==> flow/design.v <==
module uart_rx#(
	parameter CLK_FRE 	= 50,
	parameter UART_RATE = 115200
	) (
	input 				clk,    
	input 				rst_n,
	output 	 			recv_en,	
	output reg 	[ 7:0] 	recv_data,	
	input 				rx_pin 
);
parameter  RATE_CNT = (CLK_FRE * 1000_000 / UART_RATE) - 1;
reg [10:0] clk_cnt;
localparam WAIT = 2'd0, START = 2'd1, RECV = 2'd2, STOP = 2'd3;
reg [1:0] state;
assign recv_en = clk_cnt == RATE_CNT * 3 / 2;
reg [ 7:0] recv_data_r;
reg [ 2:0] recv_cnt;
always@(posedge clk)
	if(!rst_n)begin
		state 		<= WAIT;
		clk_cnt 	<= 0;
		recv_data 	<= 0;
	end
	else
	case(state)
		WAIT:
			if(!rx_pin)begin 
				recv_cnt <= 'd0;
				state <= START;
			end
		START:begin 
			if(clk_cnt == RATE_CNT / 2)begin 
				clk_cnt <= 0;
				state <= RECV;
			end
			else
				clk_cnt <= clk_cnt + 1;
		end
		RECV:begin 
			if(clk_cnt == RATE_CNT)begin 
				clk_cnt <= 0;
				recv_data_r[recv_cnt] <= rx_pin;
				recv_cnt <= recv_cnt + 1;
				state <= (recv_cnt == 7 )?STOP : RECV ;
			end
			else
				clk_cnt <= clk_cnt + 1;
		end
		STOP:begin 
			recv_data <= recv_data_r;
			if(clk_cnt == RATE_CNT * 3 / 2)begin 
				clk_cnt <= 0;
				state <= WAIT;
			end
			else 
				clk_cnt <= clk_cnt + 1;
		end
	endcase
endmodule
module uart_tx#(
	parameter CLK_FRE 	= 50,
	parameter UART_RATE = 115200
	) (
	input 				clk,    
	input 				rst_n,
	input 				send_en ,	
	output 	 			send_busy ,	
	input 		[ 7:0] 	send_data ,	
	output reg 			tx_pin
);
parameter  RATE_CNT = (CLK_FRE * 1000_000 / UART_RATE) - 1;
reg [10:0] clk_cnt;
localparam WAIT = 2'd0, START = 2'd1, SEND = 2'd2, STOP = 2'd3;
reg [1:0] state;
assign send_busy = state != WAIT;
reg [ 7:0] send_data_r;
reg [ 2:0] send_cnt;
always@(posedge clk)
	if(!rst_n)begin
		state 	<= WAIT;
		clk_cnt <= 0;
		tx_pin 	<= 1;
	end
	else
	case(state)
		WAIT:
			if(send_en)begin 
				send_data_r <= send_data;
				send_cnt <= 'd0;
				state <= START;
			end
		START:begin 
			tx_pin <= 0;
			if(clk_cnt == RATE_CNT)begin 
				clk_cnt <= 0;
				state <= SEND;
			end
			else
				clk_cnt <= clk_cnt + 1;
		end
		SEND:begin 
			tx_pin <= send_data_r[send_cnt];
			if(clk_cnt == RATE_CNT)begin 
				clk_cnt <= 0;
				send_cnt <= send_cnt + 1;
				state <= (send_cnt == 7 )?STOP : SEND ;
			end
			else
				clk_cnt <= clk_cnt + 1;
		end
		STOP:begin 
			tx_pin <= 1;
			if(clk_cnt == RATE_CNT)begin 
				clk_cnt <= 0;
				state <= WAIT;
			end
			else
				clk_cnt <= clk_cnt + 1;
		end
	endcase
endmodule
module uart_top (
	input 		clk,    
	input 		rst_n,
	input 		uart_rx,
	output		uart_tx
);
parameter CLK_FRE 		= 50;
parameter UART_RATE 	= 115200;
localparam SEND = 2'd0, WAIT = 2'd1;
reg [1:0] state;
reg  [31:0] wait_cnt;
reg  [ 7:0] send_cnt;
reg  [ 7:0] send_data;
reg  	    send_en;
wire [ 7:0] recv_data;
wire 		recv_en;
wire 		send_busy;
parameter 	ENG_NUM  = 9; 
parameter 	CHE_NUM  = 2; 
parameter 	DATA_NUM = CHE_NUM * 3 + ENG_NUM;  
wire [ DATA_NUM * 8 - 1:0] char_data = {8'hE4,8'hBD,8'hA0,8'hE5,8'hA5,8'hBD,"  World","\r\n"};
wire [ 7:0] char_byte = (send_cnt < DATA_NUM) ? char_data[ (DATA_NUM - 1 - send_cnt) * 8 +: 8] : 8'h00;
always@(posedge clk)
	if(!rst_n)begin
		state 		<= SEND;
		wait_cnt 	<= 0;
		send_cnt 	<= 0;
		send_en 	<= 'b0;
	end
	else
	case(state)
		SEND:begin  
			if(send_cnt == DATA_NUM + 1)begin 
				send_en 	<= 'b0;
				send_cnt 	<=  0;
				state 		<= WAIT;
			end
			else if(!send_busy)begin
				send_en 	<= 'b1;
				send_data 	<= char_byte;
				send_cnt 	<= send_cnt + 1;
			end
		end
		WAIT: 
			if(wait_cnt == CLK_FRE * 1000_000)begin 
				wait_cnt <= 0;
				state <= SEND;
			end
			else begin
				send_en <= recv_en;
				send_data <= recv_data;
				wait_cnt <= wait_cnt + 1;
			end
	endcase
uart_tx #(
	.CLK_FRE 	(CLK_FRE 	),
	.UART_RATE 	(UART_RATE 	)
	)uart_tx_m0(
	.clk 		(clk 		),
	.rst_n 		(rst_n 		),
	.send_en 	(send_en 	),
	.send_busy 	(send_busy 	),
	.send_data 	(send_data 	),
	.tx_pin 	(uart_tx 	)
	);
uart_rx #(
	.CLK_FRE 	(CLK_FRE 	),
	.UART_RATE 	(UART_RATE 	)
	)uart_rx_m0(
	.clk 		(clk 		),
	.rst_n 		(rst_n 		),
	.recv_en 	(recv_en 	),
	.recv_data 	(recv_data 	),
	.rx_pin 	(uart_rx 	)
	);
endmodule
make LEC_CHECK=0 ABC_AREA=1 CAP_MARGIN=20 CELL_PAD_IN_SITES_DETAIL_PLACEMENT=1 CORE_ASPECT_RATIO=0.66 CORE_MARGIN=2 CORE_UTILIZATION=40 CTS_CLUSTER_DIAMETER=272 GPL_TIMING_DRIVEN=0 MAX_ROUTING_LAYER=met4 SLEW_MARGIN=0 TNS_END_PERCENT=40 finish   # period 7.64 ns
run.sh (not shown) runs the stock make flow with config.mk's settings and CLKGATE_MAP_FILE=.
The first run completed with no timing, DRC or antenna violations.
Edit:
- ABC_AREA: 1 -> default
- CELL_PAD_IN_SITES_DETAIL_PLACEMENT: 1 -> default
- CORE_ASPECT_RATIO: 0.66 -> 0.55
- CTS_CLUSTER_DIAMETER: 272 -> default
- GPL_TIMING_DRIVEN: 0 -> default
- MAX_ROUTING_LAYER: met4 -> default
- SLEW_MARGIN: 0 -> 35
- TNS_END_PERCENT: 40 -> default
- clock period: 7.64 -> 20.0 ns (I/O delays scaled with it)
Outcome:
- via count shrinks by 19%
- critical path depth is unchanged
- area after synthesis shrinks by 8.1%
- power shrinks by 65%
- sequential power shrinks by 62%
- clock skew is about the same
- wire length shrinks by 24%
- global-route usage shrinks by 3.9 points
Edit:
- CORE_ASPECT_RATIO: 0.55 -> default
- CORE_UTILIZATION: 40 -> 65
- SETUP_SLACK_MARGIN: default -> 4.89
- SLEW_MARGIN: 35 -> 20
=> Cell area went down by 3.4%; first-iteration DRC count fell by 53%; routed wire length went down by 12%; worst setup slack gains 0.28 ns; global-route usage went up by 6.2 points; clock power came out lower by 29%.
Edit:
- CELL_PAD_IN_SITES_GLOBAL_PLACEMENT: default -> 0
- CORE_UTILIZATION: 65 -> 37
- CTS_CLUSTER_DIAMETER: default -> 168
- CTS_CLUSTER_SIZE: default -> 16
- PLACE_DENSITY: default -> 0.49
- SETUP_SLACK_MARGIN: 4.89 -> default
- TNS_END_PERCENT: default -> 100
What happened: Worst hold slack loses 0.0078 ns. Critical path depth came out higher by 1. Count of clock-buffer cells in the layout came out higher by 2. Via count came out lower by 1.5%. Sequential power is about the same. Sequential cell count stays the same. Synthesized cell count does not change. Die area came out higher by 72%. Power came out higher by about 9%. Final area came out higher by about 3.3%. Routed wire length came out higher by about 5%.


## north
// uart_top: RTL as listed in full above, without the edits since
make LEC_CHECK=0 CAP_MARGIN=20 CELL_PAD_IN_SITES_DETAIL_PLACEMENT=0 CORE_ASPECT_RATIO=1.34 CORE_MARGIN=2 CORE_UTILIZATION=72 CTS_CLUSTER_DIAMETER=320 CTS_CLUSTER_SIZE=15 PLACE_DENSITY_LB_ADDON=0.16 SETUP_SLACK_MARGIN=0.78 SLEW_MARGIN=40 TNS_END_PERCENT=80 finish   # period 3.12 ns
Input changes introduced in south (baseline for comparison: north):
- setting GPL_ROUTABILITY_DRIVEN to 0 for the first time
- changing CORE_ASPECT_RATIO from 1.34 to 0.91
- changing SLEW_MARGIN from 40 to 10
- changing CTS_CLUSTER_SIZE from 15 to 20
- setting PLACE_DENSITY to 0.39 for the first time
- changing SETUP_SLACK_MARGIN from 0.78 to 0.93
- changing CTS_CLUSTER_DIAMETER from 320 to 198
- removing PLACE_DENSITY_LB_ADDON (formerly 0.16)
Findings:
- Power consumed by combinational cells: south > north
- Compared with north, south shows a lower proportion of cell area spent on the clock network.
- Going from north to south, multi-input gate area in the final layout increased by 48 um^2 relative to the old numbers, sequential power ~0 delta.
- Delta (south minus north): fmax now larger; net load switching power now larger; floorplan die height now smaller; via count normalized by instance count now larger.
- On clock latency of the later-clocked register in the worst-skew pair, north tracks south almost exactly.
- The final cell count reported for south is greater than that of north by 7.


RTL: the design.v shown in full above, as it stands there.
clock: 3.2 ns
lec_check: 0
abc_area: 1
cap_margin: 20
core_margin: 2
core_utilization: 66
cts_cluster_size: 48
min_routing_layer: met1
place_density_lb_addon: 0.11
setup_slack_margin: 0.34
slew_margin: 20
Then changed:
--- a/flow/config.mk
+++ b/flow/config.mk
@@ -8 +7,0 @@
-export ABC_AREA = 1
@@ -11,5 +10,3 @@
-export CORE_UTILIZATION = 66
-export CTS_CLUSTER_SIZE = 48
-export MIN_ROUTING_LAYER = met1
-export PLACE_DENSITY_LB_ADDON = 0.11
-export SETUP_SLACK_MARGIN = 0.34
+export CORE_UTILIZATION = 72
+export CTS_CLUSTER_SIZE = 10
+export SETUP_SLACK_MARGIN = 0.92
==> flow/constraint.sdc (replaced) <==
create_clock -name core_clock -period 3.12 [get_ports {clk}]
set_input_delay 0.6240 -clock core_clock [delete_from_list [all_inputs] [get_ports {clk}]]
set_output_delay 0.6240 -clock core_clock [all_outputs]
set_load 0.01 [all_outputs]
The changed run finished with timing, DRC and antenna clean.
Setup slack gets worse by 160 ps.
Global-route usage goes up by 0.45 points.
Core utilization goes up by 8.2 points.
Via count goes down by about a fifth.
Clock power goes up by about a fifth.
Clock-buffer cell count goes up by 4.
Routed wire length goes down by about a fifth.
Synthesized cell count goes down by a quarter to a third.
Then changed:
--- a/flow/config.mk
+++ b/flow/config.mk
@@ -8,0 +9 @@
+export CORE_ASPECT_RATIO = 0.91
@@ -11 +12,4 @@
-export CTS_CLUSTER_SIZE = 10
+export CTS_CLUSTER_DIAMETER = 104
+export CTS_CLUSTER_SIZE = 14
+export HOLD_SLACK_MARGIN = 0.28
+export PLACE_DENSITY_LB_ADDON = 0.15
Result:
- total power went up by 1.5%
- global-route usage went up by 1.1 points
- critical path depth does not change
Then changed:
--- a/flow/config.mk
+++ b/flow/config.mk
@@ -9 +9 @@
-export CORE_ASPECT_RATIO = 0.91
+export CORE_ASPECT_RATIO = 0.92
@@ -14 +13,0 @@
-export HOLD_SLACK_MARGIN = 0.28
@@ -16 +15 @@
-export SETUP_SLACK_MARGIN = 0.92
+export SETUP_SLACK_MARGIN = 0.93
The changed run passed the timing, design-rule and antenna checks.
Cell count is about the same.
Power rose by 1.5%.
Worst setup slack degrades by 45 ps.


Setup of west:
// uart_top: RTL as listed in full above, without the edits since
Settings: LEC_CHECK=0, CAP_MARGIN=0, CORE_MARGIN=2, CORE_UTILIZATION=72, CTS_CLUSTER_DIAMETER=400, CTS_CLUSTER_SIZE=10, PLACE_DENSITY_LB_ADDON=0.12, SETUP_SLACK_MARGIN=0.92, SLEW_MARGIN=20; clock period 3.12 ns.
Looking at the reports, west completed the entire flow and the layout it produced met the timing, design-rule and antenna checks.
Modified inputs, middle compared to west
- a change of CTS_CLUSTER_DIAMETER from 400 to 104
- a change of PLACE_DENSITY_LB_ADDON from 0.12 to 0.15
- a change of CTS_CLUSTER_SIZE from 10 to 12
- a change of CAP_MARGIN from 0 to 20
- an added CORE_ASPECT_RATIO of 0.91
## What came out
middle completed; timing, DRC and antenna clean. In middle, the smallest setup slack after layout came out 58 ps above the value in west. The sum of routed wire length over all layers of west and that of middle are within noise of each other. middle vs. west: slew at the pin closest to its max-slew limit increased 50 ps, highest achievable clock rate climbed 2.8%, detailed-routed wire length on met2 decreased by about 2.6% relative to the old numbers, total power draw has increased, sequential element share of the synthesized area essentially unchanged. For clock skew, middle and west come out practically identical. Compared to west, middle has relative slew slack 3.7 points lower. | design area | middle vs west | ≈ equal |. middle reports a lower total number of nets in the final design than west does.


RTL: the design.v shown in full above, as it stands there.
==> flow/config.mk <==
export PLATFORM = sky130hd
export DESIGN_NAME = uart_top
export DESIGN_NICKNAME = uart_top
export VERILOG_FILES = /design/flow/design.v
export SDC_FILE = /design/flow/constraint.sdc
export NUM_CORES = 4
export LEC_CHECK = 0
export ABC_AREA = 1
export CAP_MARGIN = 20
export CORE_MARGIN = 2
export CORE_UTILIZATION = 43
export CTS_CLUSTER_DIAMETER = 323
export CTS_CLUSTER_SIZE = 98
export PLACE_DENSITY = 0.37
export SETUP_SLACK_MARGIN = 5.0
export SLEW_MARGIN = 20
export TNS_END_PERCENT = 20
==> flow/constraint.sdc <==
create_clock -name core_clock -period 20.0 [get_ports {clk}]
set_input_delay 4.0000 -clock core_clock [delete_from_list [all_inputs] [get_ports {clk}]]
set_output_delay 4.0000 -clock core_clock [all_outputs]
set_load 0.01 [all_outputs]
Change:
==> flow/config.mk (replaced) <==
export PLATFORM = sky130hd
export DESIGN_NAME = uart_top
export DESIGN_NICKNAME = uart_top
export VERILOG_FILES = /design/flow/design.v
export SDC_FILE = /design/flow/constraint.sdc
export NUM_CORES = 4
export LEC_CHECK = 0
export ABC_AREA = 1
export CAP_MARGIN = 20
export CELL_PAD_IN_SITES_GLOBAL_PLACEMENT = 3
export CORE_ASPECT_RATIO = 0.55
export CORE_MARGIN = 5
export CORE_UTILIZATION = 40
export CTS_CLUSTER_SIZE = 26
export GPL_ROUTABILITY_DRIVEN = 0
export HOLD_SLACK_MARGIN = 0.04
export SLEW_MARGIN = 35
Power grows by 3.4%.
Sequential share of layout area decreases by 0.20 points.
Area after synthesis stays the same.
Wire length rises by 16%.
Die size rose by 18%.
Flip-flop count stays the same.
Critical path depth does not change.
Non-clock buffer count goes down by 1.
Final area increases by 0.58%.
Register-to-register slack got worse by 80 ps.
Clock power rises by about 7%.
Change:
==> flow/config.mk (replaced) <==
export PLATFORM = sky130hd
export DESIGN_NAME = uart_top
export DESIGN_NICKNAME = uart_top
export VERILOG_FILES = /design/flow/design.v
export SDC_FILE = /design/flow/constraint.sdc
export NUM_CORES = 4
export LEC_CHECK = 0
export CAP_MARGIN = 20
export CELL_PAD_IN_SITES_GLOBAL_PLACEMENT = 1
export CORE_MARGIN = 2
export CORE_UTILIZATION = 37
export CTS_CLUSTER_DIAMETER = 168
export CTS_CLUSTER_SIZE = 63
export PLACE_DENSITY = 0.49
export SLEW_MARGIN = 20
export TNS_END_PERCENT = 100
Outcome: Utilization fell by 3.3 points; area after synthesis fell by 8.1%; hold slack gets worse by 27 ps; setup slack gets better by 330 ps; non-clock buffer count rose by 1.
Change:
==> flow/config.mk (replaced) <==
export PLATFORM = sky130hd
export DESIGN_NAME = uart_top
export DESIGN_NICKNAME = uart_top
export VERILOG_FILES = /design/flow/design.v
export SDC_FILE = /design/flow/constraint.sdc
export NUM_CORES = 4
export LEC_CHECK = 0
export ABC_AREA = 1
export CAP_MARGIN = 20
export CELL_PAD_IN_SITES_DETAIL_PLACEMENT = 1
export CELL_PAD_IN_SITES_GLOBAL_PLACEMENT = 2
export CORE_ASPECT_RATIO = 0.55
export CORE_MARGIN = 2
export CORE_UTILIZATION = 40
export CTS_CLUSTER_DIAMETER = 73
export CTS_CLUSTER_SIZE = 26
export GPL_ROUTABILITY_DRIVEN = 1
export HOLD_SLACK_MARGIN = 0.04
export SLEW_MARGIN = 35
export TNS_END_PERCENT = 20
Effect:
- register-to-register slack gains 250 ps
- area after synthesis rose by 8.8%
- hold slack improved by 13 ps
- design area is higher by about 10%
Change:
==> flow/config.mk (replaced) <==
export PLATFORM = sky130hd
export DESIGN_NAME = uart_top
export DESIGN_NICKNAME = uart_top
export VERILOG_FILES = /design/flow/design.v
export SDC_FILE = /design/flow/constraint.sdc
export NUM_CORES = 4
export LEC_CHECK = 0
export CAP_MARGIN = 20
export CORE_MARGIN = 2
export CORE_UTILIZATION = 43
export CTS_CLUSTER_DIAMETER = 168
export CTS_CLUSTER_SIZE = 98
export PLACE_DENSITY = 0.49
export SLEW_MARGIN = 20
export TNS_END_PERCENT = 100
Outcome:
- routed wire length drops by 36%
- clock power drops by about 9%
- sequential power drops by about 3%
- setup slack degrades by 130 ps
- power drops by 12%
Power figures rest on the tool's default switching activity, not on a simulated workload.
